## Full_DCT
module Full_DCT(input clk,wr_1,wr_2,reset,
           input [11:0]a0,a1,a2,a3,a4,a5,a6,a7,
           output signed[11:0]b0,b1,b2,b3,b4,b5,b6,b7);
  wire [11:0] r0,r1,r2,r3,r4,r5,r6,r7;
  DCT uut(clk,a0,a1,a2,a3,a4,a5,a6,a7,r0,r1,r2,r3,r4,r5,r6,r7);
  reg [11:0] R0,R1,R2,R3,R4,R5,R6,R7;
  wire [11:0] m10,m11,m12,m13,m14,m15,m16,m17;
  wire [11:0] m20,m21,m22,m23,m24,m25,m26,m27;
  reg dwr_1,dwr_2;
  always @(posedge clk)begin
    dwr_1 <= wr_1;
  end
  block_mem M1(clk,reset,dwr_1,
               r0,r1,r2,r3,r4,r5,r6,r7,
		       m10,m11,m12,m13,m14,m15,m16,m17
		      );
  always @(*) begin
    case(dwr_1)
      1'b0 : begin
            R0 = m10;
            R1 = m11;
            R2 = m12;
            R3 = m13;
            R4 = m14;
            R5 = m15;
            R6 = m16;
            R7 = m17;
      end
      default :begin
            R0 = 0;
            R1 = 0;
            R2 = 0;
            R3 = 0;
            R4 = 0;
            R5 = 0;
            R6 = 0;
            R7 = 0;
      end
      endcase
  end
  DCT uut1(clk,R0,R1,R2,R3,R4,R5,R6,R7,b0,b1,b2,b3,b4,b5,b6,b7);
endmodule
Size in the first run: about 15000 cells after synthesis, about 1100 flip-flops, roughly 200 I/O pins, about 160000 um2 of cells after synthesis.
Settings: LEC_CHECK=0, CAP_MARGIN=20, CORE_ASPECT_RATIO=0.53, CORE_MARGIN=2, CORE_UTILIZATION=70, CTS_CLUSTER_SIZE=37, PLACE_DENSITY_LB_ADDON=0.18, SETUP_SLACK_MARGIN=2.23, SLEW_MARGIN=20; clock period 12.3 ns.
run.sh (not shown) runs the stock make flow with config.mk's settings and CLKGATE_MAP_FILE=.
The first run ran to the end with violations: setup timing.
Rerun with:
CORE_ASPECT_RATIO = unset   (was 0.53)
CORE_UTILIZATION = 44   (was 70)
CTS_CLUSTER_SIZE = unset   (was 37)
PLACE_DENSITY_LB_ADDON = unset   (was 0.18)
SETUP_SLACK_MARGIN = unset   (was 2.23)
clock period = 7.56 ns   (was 12.3 ns; I/O delays follow)
Effect: The changed run completed and failed the layout checks on setup timing. Design area rises by roughly a tenth. Global-route usage goes down by 21 points. Wire length is lower by roughly a tenth. Flip-flop count stays the same. Via count is lower by a few percent. Cell count increases by about a fifth. Register-to-register slack is worse by 4100 ps. Area after synthesis is unchanged. Hold slack loses 15 ps.
Rerun with:
ABC_AREA = 1   (was unset)
CORE_UTILIZATION = 72   (was 44)
CTS_CLUSTER_DIAMETER = 210   (was unset)
clock period = 6.9 ns   (was 7.56 ns; I/O delays follow)
=> This time the run died in global routing (5_1_grt) (GRT-0116). Area after synthesis grows by a few percent. Synthesized cell count went up by about a fifth. Die area goes down by well over a third.
Rerun with:
ABC_AREA = unset   (was 1)
CORE_UTILIZATION = 58   (was 72)
CTS_CLUSTER_DIAMETER = unset   (was 210)
clock period = 13.9 ns   (was 6.9 ns; I/O delays follow)
The changed run produced a clean layout.
Area after synthesis shrinks by 3.4%.
Die size increases by 20%.
Synthesized cell count fell by 16%.

* * *

try-fjord:
Full_DCT again, from the RTL that the note above started with.
// Full_DCT
module Full_DCT(input clk,wr_1,wr_2,reset,
           input [11:0]a0,a1,a2,a3,a4,a5,a6,a7,
           output signed[11:0]b0,b1,b2,b3,b4,b5,b6,b7);
make LEC_CHECK=0 CAP_MARGIN=20 CORE_MARGIN=2 CORE_UTILIZATION=72 CTS_CLUSTER_DIAMETER=232 CTS_CLUSTER_SIZE=34 PLACE_DENSITY_LB_ADDON=0.05 SETUP_SLACK_MARGIN=3.48 SLEW_MARGIN=20 finish   # period 12.1 ns
try-fjord did not finish: a tool error stopped it during global routing (5_1_grt).
diff inputs: try-fjord => try-juniper
==> flow/config.mk <==
export PLATFORM = sky130hd
export DESIGN_NAME = Full_DCT
export DESIGN_NICKNAME = Full_DCT
export VERILOG_FILES = /design/flow/design.v
export SDC_FILE = /design/flow/constraint.sdc
export NUM_CORES = 4
export LEC_CHECK = 0
export CAP_MARGIN = 20
export CORE_MARGIN = 2
export CORE_UTILIZATION = 9
export SLEW_MARGIN = 20
==> flow/constraint.sdc <==
create_clock -name core_clock -period 19.7 [get_ports {clk}]
set_input_delay 3.9400 -clock core_clock [delete_from_list [all_inputs] [get_ports {clk}]]
set_output_delay 3.9400 -clock core_clock [all_outputs]
set_load 0.01 [all_outputs]
Results
Diff try-fjord and try-juniper: cell area after placement higher in try-juniper
Both conditions hold for try-juniper: the flow ran to the end and the final layout passed the timing, DRC and antenna checks.
try-juniper against try-fjord: core utilization before placement decreased by 63 points relative to the old numbers, post-cts gate resize count decreased by 659 relative to the old numbers.
## Diff of input files: try-raven against try-juniper
diff --git a/flow/config.mk b/flow/config.mk
--- a/flow/config.mk
+++ b/flow/config.mk
@@ -8,4 +8,5 @@
 export CAP_MARGIN = 20
 export CORE_MARGIN = 2
-export CORE_UTILIZATION = 9
+export CORE_UTILIZATION = 65
+export SETUP_SLACK_MARGIN = -0.83
 export SLEW_MARGIN = 20
==> flow/constraint.sdc <==
create_clock -name core_clock -period 10.4 [get_ports {clk}]
set_input_delay 2.0800 -clock core_clock [delete_from_list [all_inputs] [get_ports {clk}]]
set_output_delay 2.0800 -clock core_clock [all_outputs]
set_load 0.01 [all_outputs]
[summary]
Status: try-raven FAILED at global routing (5_1_grt) (tool error). Delta(post-CTS setup buffer count, try-raven - try-juniper) > 0. Total of buffers placed on input and output ports: try-juniper vs try-raven, no meaningful difference. The total core area in try-raven was lower than what try-juniper gave. Compared with try-juniper, try-raven shows die span in y that has gone down by more than half. Total of hold buffers inserted after clock tree synthesis came out exactly the same in try-juniper and try-raven. try-raven -> try-juniper: post-synthesis cell count delta 0, exact match. Placement-stage worst setup slack, try-juniper and try-raven: smaller value in try-raven. For global placement routability congestion, dividing the value from try-raven by the value from try-juniper gives 1.13. Summary of try-raven over try-juniper: die size lost 86%; count of placed standard cells including taps fell about 44%.
Setup changes, try-raven to try-ember
diff --git a/flow/config.mk b/flow/config.mk
--- a/flow/config.mk
+++ b/flow/config.mk
@@ -9,4 +9,4 @@
 export CORE_MARGIN = 2
 export CORE_UTILIZATION = 65
-export SETUP_SLACK_MARGIN = -0.83
+export SETUP_SLACK_MARGIN = 2.82
 export SLEW_MARGIN = 20
==> flow/constraint.sdc <==
create_clock -name core_clock -period 15.0 [get_ports {clk}]
set_input_delay 3.0000 -clock core_clock [delete_from_list [all_inputs] [get_ports {clk}]]
set_output_delay 3.0000 -clock core_clock [all_outputs]
set_load 0.01 [all_outputs]
Notes after the runs:
- try-ember completed every stage of the flow, and the final layout passed the timing, DRC and antenna checks.
- Core area came out exactly the same in try-raven and try-ember.
- Post-CTS repair timing setup buffer count (try-ember / try-raven): 1.4
- try-ember against try-raven; clock buffer count from CTS is up by a few percent.
- Total of cells resized after clock tree synthesis, try-raven and try-ember: higher on try-raven
- try-raven → try-ember: synthesized area flat; die footprint flat; area share of xor/xnor cells in the synthesized design flat; post-synthesis area per instance flat; setup slack after placement up 3.47 ns.
- Comparing try-ember against try-raven, there is no change at all in horizontal extent of the die.
- In the metrics for try-raven and try-ember, the one carrying the higher weighted congestion at the end of routability-driven global placement is try-raven.

* * *

== exp/delta ==
The RTL this note starts from:
==> flow/design.v <==
module DCT(input clk,
           input signed[11:0]a0,a1,a2,a3,a4,a5,a6,a7,
           output reg signed[11:0]b0,b1,b2,b3,b4,b5,b6,b7);
  wire [11:0] c1 = 12'b011111011000;
  wire [11:0] c2 = 12'b011101100100;
  wire [11:0] c3 = 12'b011010100110;
  wire [11:0] c4 = 12'b010110101000;
  wire [11:0] c5 = 12'b010001110001;
  wire [11:0] c6 = 12'b001100001111;
  wire [11:0] c7 = 12'b000110001111;
  wire signed [11:0] f07,f0_7,f16,f1_6,f25,f2_5,f34,f3_4;
  wire signed [11:0] f0734,f07_34,f1625,f16_25;
  wire signed [11:0] sum,diff;
  wire signed [11:0] x0,x1,x2,x3,x4,x5,x6,x7;
  wire signed[23:0]m8,m9,m10,m11,m12,m13,m14,m15,m16,m17,m18,m19,m20,m21,m22,m23,m24,m25,m26,m27;
  wire signed [23:0] m0,m1,m2,m3,m4,m5,m6,m7;
  reg [11:0] r0[7:0],r1[7:0],r2[7:0],r3[7:0],r4[7:0],r5[7:0],r6[7:0],r7 [7:0];
  wire [2:0] count = 0;
  add_sub B1(f07,f0_7,a0,a7);
  add_sub B2(f16,f1_6,a1,a6);
  add_sub B3(f25,f2_5,a2,a5);
  add_sub B4(f34,f3_4,a3,a4);
  add_sub B5(f0734,f07_34,f07,f34);
  add_sub B6(f1625,f16_25,f16,f25);
  add_sub B7(sum,diff,f0734,f1625);
  multiplier M1(m0,sum,c4);
  multiplier M2(m4,diff,c4);
  multiplier M3(m8,f07_34,c2);
  multiplier M4(m9,f16_25,c6);
  assign m2 = m8+m9;
  multiplier M5(m10,f07_34,c6);
  multiplier M6(m11,f16_25,c2);
  assign m6 = m10-m11;
  multiplier M7(m12,f0_7,c1);
  multiplier M8(m13,f0_7,c3);
  multiplier M9(m14,f0_7,c5);
  multiplier M10(m15,f0_7,c7);
  multiplier M11(m16,f1_6,c1);
  multiplier M12(m17,f1_6,c3);
  multiplier M13(m18,f1_6,c5);
  multiplier M14(m19,f1_6,c7);
  multiplier M15(m20,f2_5,c1);
  multiplier M16(m21,f2_5,c3);
  multiplier M17(m22,f2_5,c5);
  multiplier M18(m23,f2_5,c7);
  multiplier M19(m24,f3_4,c1);
  multiplier M20(m25,f3_4,c3);
  multiplier M21(m26,f3_4,c5);
  multiplier M22(m27,f3_4,c7);
  assign m1 = m12+m17+m22+m27;
  assign m3 = m13-m19-m20-m26;
  assign m5 = m14-m16+m23+m25;
  assign m7 = m15-m18+m21-m24;
  assign x0 = m0>>12;
  assign x1 = m1>>12;
  assign x2 = m2>>12;
  assign x3 = m3>>12;  
  assign x4 = m4>>12;
  assign x5 = m5>>12;
  assign x6 = m6>>12;
  assign x7 = m7>>12;
  always @(posedge clk)begin
    {b0,b1,b2,b3,b4,b5,b6,b7} <= {x0,x1,x2,x3,x4,x5,x6,x7};
  end
endmodule
module add_sub(
  output reg [11:0] sum,diff,                                           
  input [11:0] x,y                                                      
    );
always @(x or y)
begin
  sum=x+y;
  diff=x-y;
end
endmodule
module multiplier(
  output reg [23:0]out,
  input signed[11:0] x,y
);
  always @(x,y)begin
    out = x*y;
  end
endmodule
module block_mem(input clk,reset,wr,
		 input [11:0] in1,in2,in3,in4,in5,in6,in7,in8,
                 output reg [11:0] out0,out1,out2,out3,out4,out5,out6,out7
		);
  reg [11:0] mem_block[63:0];
reg [2:0] x,y;
  always@(posedge clk)
begin
	if(reset)
	begin
		x=0;
		y=0;
	end
	else if(wr==1)
	begin
      mem_block[(x*8)+0]<= in1;
      mem_block[(x*8)+1]<= in2;
      mem_block[(x*8)+2]<= in3;
      mem_block[(x*8)+3]<= in4;
      mem_block[(x*8)+4]<= in5;
      mem_block[(x*8)+5]<= in6;
      mem_block[(x*8)+6]<= in7;
      mem_block[(x*8)+7]<= in8;
		x<=x+1;
	end
  else if(wr==1'b0)
	begin
		out0 <=mem_block[y];
      out1 <=mem_block[8+y];
      out2 <=mem_block[16+y];
      out3 <=mem_block[24+y];
      out4 <=mem_block[32+y];
      out5 <=mem_block[40+y];
      out6 <=mem_block[48+y];
      out7 <=mem_block[56+y];
		y<= y+1;
	end
end
endmodule
module Full_DCT(input clk,wr_1,wr_2,reset,
           input [11:0]a0,a1,a2,a3,a4,a5,a6,a7,
           output signed[11:0]b0,b1,b2,b3,b4,b5,b6,b7);
  wire [11:0] r0,r1,r2,r3,r4,r5,r6,r7;
  DCT uut(clk,a0,a1,a2,a3,a4,a5,a6,a7,r0,r1,r2,r3,r4,r5,r6,r7);
  reg [11:0] R0,R1,R2,R3,R4,R5,R6,R7;
  wire [11:0] m10,m11,m12,m13,m14,m15,m16,m17;
  wire [11:0] m20,m21,m22,m23,m24,m25,m26,m27;
  reg dwr_1,dwr_2;
  always @(posedge clk)begin
    dwr_1 <= wr_1;
  end
  block_mem M1(clk,reset,dwr_1,
               r0,r1,r2,r3,r4,r5,r6,r7,
		       m10,m11,m12,m13,m14,m15,m16,m17
		      );
  always @(*) begin
    case(dwr_1)
      1'b0 : begin
            R0 = m10;
            R1 = m11;
            R2 = m12;
            R3 = m13;
            R4 = m14;
            R5 = m15;
            R6 = m16;
            R7 = m17;
      end
      default :begin
            R0 = 0;
            R1 = 0;
            R2 = 0;
            R3 = 0;
            R4 = 0;
            R5 = 0;
            R6 = 0;
            R7 = 0;
      end
      endcase
  end
  DCT uut1(clk,R0,R1,R2,R3,R4,R5,R6,R7,b0,b1,b2,b3,b4,b5,b6,b7);
endmodule
make LEC_CHECK=0 CAP_MARGIN=20 CELL_PAD_IN_SITES_DETAIL_PLACEMENT=1 CORE_MARGIN=7 CORE_UTILIZATION=67 CTS_CLUSTER_DIAMETER=270 GPL_ROUTABILITY_DRIVEN=1 GPL_TIMING_DRIVEN=0 MAX_ROUTING_LAYER=met4 PLACE_DENSITY=0.63 SETUP_SLACK_MARGIN=1.51 SLEW_MARGIN=30 TNS_END_PERCENT=40 finish   # period 8.19 ns
The flow ended early for exp/delta: it failed with a tool error in 3_5_place_dp.
The inputs of exp/lagoon differ from those of exp/delta as listed below.
# exp/delta
export LEC_CHECK = 0
export CAP_MARGIN = 20
export CELL_PAD_IN_SITES_DETAIL_PLACEMENT = 1
export CORE_MARGIN = 7
export CORE_UTILIZATION = 67
export CTS_CLUSTER_DIAMETER = 270
export GPL_ROUTABILITY_DRIVEN = 1
export GPL_TIMING_DRIVEN = 0
export MAX_ROUTING_LAYER = met4
export PLACE_DENSITY = 0.63
export SETUP_SLACK_MARGIN = 1.51
export SLEW_MARGIN = 30
export TNS_END_PERCENT = 40
create_clock -name core_clock -period 8.19 [get_ports {clk}]
# exp/lagoon
export LEC_CHECK = 0
export CAP_MARGIN = 20
export CORE_MARGIN = 2
export CORE_UTILIZATION = 57
export SETUP_SLACK_MARGIN = 2.23
export SLEW_MARGIN = 20
create_clock -name core_clock -period 11.9 [get_ports {clk}]
## What came out
exp/lagoon completed end to end; final checks failed (setup timing).
exp/delta terminated abnormally: 3_5_place_dp reported DPL-0033.
When exp/lagoon is set beside exp/delta, its core box area turns out to be about 18% larger.
On final estimated routing congestion in global placement: between exp/lagoon and exp/delta, it ends up lower for exp/lagoon.
The starting density of the core of exp/lagoon falls short of that of exp/delta by 10 points.
Re synthesized chip area reported by yosys: no difference whatsoever between exp/delta and exp/lagoon.
Die height, exp/lagoon vs exp/delta: up by a few percent
exp/lagoon vs exp/delta — chip width climbed by a few percent
From exp/delta to exp/lagoon the numbers moved as follows: die area climbed 0.032 mm^2, share of synthesized registers carrying an async set or reset barely changed.
Here is what was changed in the inputs of exp/nickel compared with exp/lagoon.
# exp/lagoon
export LEC_CHECK = 0
export CAP_MARGIN = 20
export CORE_MARGIN = 2
export CORE_UTILIZATION = 57
export SETUP_SLACK_MARGIN = 2.23
export SLEW_MARGIN = 20
create_clock -name core_clock -period 11.9 [get_ports {clk}]
# exp/nickel
export LEC_CHECK = 0
export CAP_MARGIN = 20
export CORE_MARGIN = 2
export CORE_UTILIZATION = 68
export CTS_CLUSTER_DIAMETER = 227
export MAX_ROUTING_LAYER = met4
export SETUP_SLACK_MARGIN = 2.23
export SLEW_MARGIN = 20
create_clock -name core_clock -period 11.9 [get_ports {clk}]
Findings:
Changes observed in exp/nickel relative to exp/lagoon: synthesized cell count held, number of rows in the core area now sits lower, pre-CTS setup slack moved down, die size -16%, multiplexer area fraction after synthesis stayed essentially flat. For exp/nickel, the flow was terminated by a tool error in 5_1_grt and produced no final design. Compared with exp/lagoon, exp/nickel shows area of the core region that has gone down by more than 10%. Chip width of exp/nickel falls short of that of exp/lagoon by a little under 10%. Higher half-perimeter wire length after detailed placement goes to exp/lagoon over exp/nickel.
The inputs of exp/ember differ from those of exp/nickel as listed below.
# exp/nickel
export LEC_CHECK = 0
export CAP_MARGIN = 20
export CORE_MARGIN = 2
export CORE_UTILIZATION = 68
export CTS_CLUSTER_DIAMETER = 227
export MAX_ROUTING_LAYER = met4
export SETUP_SLACK_MARGIN = 2.23
export SLEW_MARGIN = 20
create_clock -name core_clock -period 11.9 [get_ports {clk}]
# exp/ember
export LEC_CHECK = 0
export CAP_MARGIN = 20
export CORE_MARGIN = 2
export CORE_UTILIZATION = 40
export SLEW_MARGIN = 20
create_clock -name core_clock -period 14.5 [get_ports {clk}]
==> results <==
- Looking at the reports, exp/ember completed the entire flow and the layout it produced met the timing, DRC and antenna checks.
- Going from exp/nickel to exp/ember, HPWL reported at the end of detailed placement -47 mm; floorplan die height grew by 150 um; fraction of the mapped netlist area in adder cells saw little to no change.
### exp/ember -> exp/yarrow
# exp/ember
export LEC_CHECK = 0
export CAP_MARGIN = 20
export CORE_MARGIN = 2
export CORE_UTILIZATION = 40
export SLEW_MARGIN = 20
create_clock -name core_clock -period 14.5 [get_ports {clk}]
# exp/yarrow
export LEC_CHECK = 0
export CAP_MARGIN = 20
export CORE_MARGIN = 2
export CORE_UTILIZATION = 66
export SLEW_MARGIN = 20
create_clock -name core_clock -period 12.1 [get_ports {clk}]
Notes after the runs:
- exp/yarrow never completed, since it errored out during 5_1_grt.
- exp/yarrow ended with more final weighted congestion in routability-driven placement than exp/ember.
- Diff exp/ember -> exp/yarrow: post-synthesis instance area held steady; net count after synthesis held steady.
- Delta (exp/yarrow minus exp/ember): number of clock buffers inserted by TritonCTS decreased 4; cell count after placement dropped 803; die area decreased by 0.16 mm^2 relative to the old numbers; effective utilization at floorplan rose 26 points.
